==> exp/nickel <==
## axi_slave
module axi_slave #(
    parameter AXI_ID_WD   = 2,
    parameter AXI_DATA_WD = 32,
    parameter AXI_ADDR_WD = 32,
    parameter AXI_STRB_WD = 4
    )(
    input                      S_AXI_ACLK,
    input                      S_AXI_ARESETN,
    input  [AXI_ADDR_WD-1 : 0] S_AXI_AWADDR,
    input  [AXI_ID_WD-1   : 0] S_AXI_AWID,
    input  [1 : 0]             S_AXI_AWBURST,
    input  [2 : 0]             S_AXI_AWSIZE,
    input  [7 : 0]             S_AXI_AWLEN,
    input                      S_AXI_AWVALID,
    output                     S_AXI_AWREADY,
    input  [AXI_DATA_WD-1 : 0] S_AXI_WDATA,
    input  [AXI_STRB_WD-1 : 0] S_AXI_WSTRB,
    input                      S_AXI_WLAST,
    input                      S_AXI_WVALID,
    output                     S_AXI_WREADY,
    output [AXI_ID_WD-1   : 0] S_AXI_BID,
    output [1 : 0]             S_AXI_BRESP,
    output                     S_AXI_BVALID,
    input                      S_AXI_BREADY,
    input  [AXI_ADDR_WD-1 : 0] S_AXI_ARADDR,
    input  [AXI_ID_WD-1   : 0] S_AXI_ARID,
    input  [1 : 0]             S_AXI_ARBURST,
    input  [2 : 0]             S_AXI_ARSIZE,
    input  [7 : 0]             S_AXI_ARLEN,
    input                      S_AXI_ARVALID,
    output                     S_AXI_ARREADY,
    output [AXI_DATA_WD-1 : 0] S_AXI_RDATA,
    output                     S_AXI_RLAST,
    output [AXI_ID_WD-1   : 0] S_AXI_RID,
    output [1 : 0]             S_AXI_RRESP,
    output                     S_AXI_RVALID,
    input                      S_AXI_RREADY
    );
clock: 4.76 ns
lec_check: 0
cap_margin: 5
cell_pad_in_sites_detail_placement: 0
cell_pad_in_sites_global_placement: 0
core_margin: 2
core_utilization: 72
cts_cluster_diameter: 110
cts_cluster_size: 15
gpl_routability_driven: 1
min_routing_layer: met1
setup_slack_margin: -0.26
slew_margin: 40
tns_end_percent: 65
run.sh (not shown) runs the stock make flow with config.mk's settings and CLKGATE_MAP_FILE=.
==> exp/willow (differences from exp/nickel) <==
CAP_MARGIN = 15   (was 5)
CORE_UTILIZATION = 66   (was 72)
CTS_CLUSTER_DIAMETER = not set   (was 110)
CTS_CLUSTER_SIZE = not set   (was 15)
PLACE_DENSITY_LB_ADDON = 0.06   (was not set)
SETUP_SLACK_MARGIN = 1.36   (was -0.26)
SLEW_MARGIN = 20   (was 40)
==> flow/constraint.sdc (replaced) <==
create_clock -name core_clock -period 5.73 [get_ports {S_AXI_ACLK}]
set_input_delay 1.1460 -clock core_clock [delete_from_list [all_inputs] [get_ports {S_AXI_ACLK}]]
set_output_delay 1.1460 -clock core_clock [all_outputs]
set_load 0.01 [all_outputs]
==> exp/tundra (differences from exp/nickel) <==
CAP_MARGIN = 10   (was 5)
CELL_PAD_IN_SITES_DETAIL_PLACEMENT = not set   (was 0)
CELL_PAD_IN_SITES_GLOBAL_PLACEMENT = not set   (was 0)
CTS_CLUSTER_DIAMETER = 49   (was 110)
GPL_ROUTABILITY_DRIVEN = not set   (was 1)
MIN_ROUTING_LAYER = not set   (was met1)
SETUP_SLACK_MARGIN = 1.23   (was -0.26)
SLEW_MARGIN = 20   (was 40)
TNS_END_PERCENT = 5   (was 65)
==> exp/violet (differences from exp/nickel) <==
CAP_MARGIN = 20   (was 5)
CELL_PAD_IN_SITES_GLOBAL_PLACEMENT = 4   (was 0)
CORE_UTILIZATION = 47   (was 72)
CTS_CLUSTER_DIAMETER = not set   (was 110)
GPL_ROUTABILITY_DRIVEN = not set   (was 1)
MIN_ROUTING_LAYER = not set   (was met1)
SETUP_SLACK_MARGIN = not set   (was -0.26)
SLEW_MARGIN = 20   (was 40)
TNS_END_PERCENT = not set   (was 65)
==> flow/constraint.sdc (replaced) <==
create_clock -name core_clock -period 4.31 [get_ports {S_AXI_ACLK}]
set_input_delay 0.8620 -clock core_clock [delete_from_list [all_inputs] [get_ports {S_AXI_ACLK}]]
set_output_delay 0.8620 -clock core_clock [all_outputs]
set_load 0.01 [all_outputs]
==> impl_metrics.yaml <==
# implementation run metrics
outcome:
  status: "failed layout checks"
  so_faults: "negative setup slack"
final_timing:
  fin_ws_ps: -885
  final.setup.tns_ps: -25450
  setup_viol: 32
power_and_ir_drop:
  clkPwrFrac_pct: 32.9
final_layout:
  utilization_pct: 57.7
worst_setup_path:
  cp.buffers_inverters: 6
(the above is from exp/violet)
==> impl_metrics.yaml <==
# implementation run metrics
grt:
  grt_max_degree: 65
final_timing:
  worst_pin_slew_ps: 1130
  setup_viol: 23
  fin_ws_ps: -169
floorplan:
  initial_core_util_pct: 66.6
worst_setup_path:
  cp.buffers_inverters: 6
logic_synthesis:
  yosysMostFrequentCell: "edfxtp_1"
  synth_seq_share_pct: 73.4
outcome:
  so_faults: "negative setup slack"
  status: "failed layout checks"
power_and_ir_drop:
  clkPwrFrac_pct: 32.5
clocking:
  cts_tree: "yes"
final_layout:
  fin_nets: 5006
  utilization_pct: 76.4
  nNonClkInverters: 29
(the above is from exp/willow)
==> impl_metrics.yaml <==
# implementation run metrics
clocking:
  post-cts-setup-buffers: 37
final_layout:
  utilization_pct: 82.1
final_timing:
  final.setup.tns_ps: -15090
  setup_viol: 32
  fin_ws_ps: -599
power_and_ir_drop:
  maxPowerGroup: "registers"
  fin_total_pwr_uw: 45500
  clkPwrFrac_pct: 27.0
outcome:
  status: "failed layout checks"
  so_faults: "negative setup slack"
worst_setup_path:
  start_kind: "flip-flop"
  required_ps: 3810
job:
  warning_count: 92
(the above is from exp/nickel)
==> impl_metrics.yaml <==
# implementation run metrics
logic_synthesis:
  yosysTopAreaCellShare_pct: 72.9
grt:
  grt_pass1_wl_um: 321000
  gr-usage-met1_pct: 52.6
power_and_ir_drop:
  clkPwrFrac_pct: 29.9
final_timing:
  fin_ws_ps: -643
  final.setup.tns_ps: -16910
  drv_slew: 0
  setup_viol: 32
worst_setup_path:
  required_ps: 3810
  crit_family: "multiplexers"
  cp.buffers_inverters: 5
clocking:
  post-cts-setup-buffers: 40
final_layout:
  utilization_pct: 84.1
  area_growth_pct: 16.3
outcome:
  so_faults: "negative setup slack"
  status: "failed layout checks"
floorplan:
  die_w_um: 350
(the above is from exp/tundra)
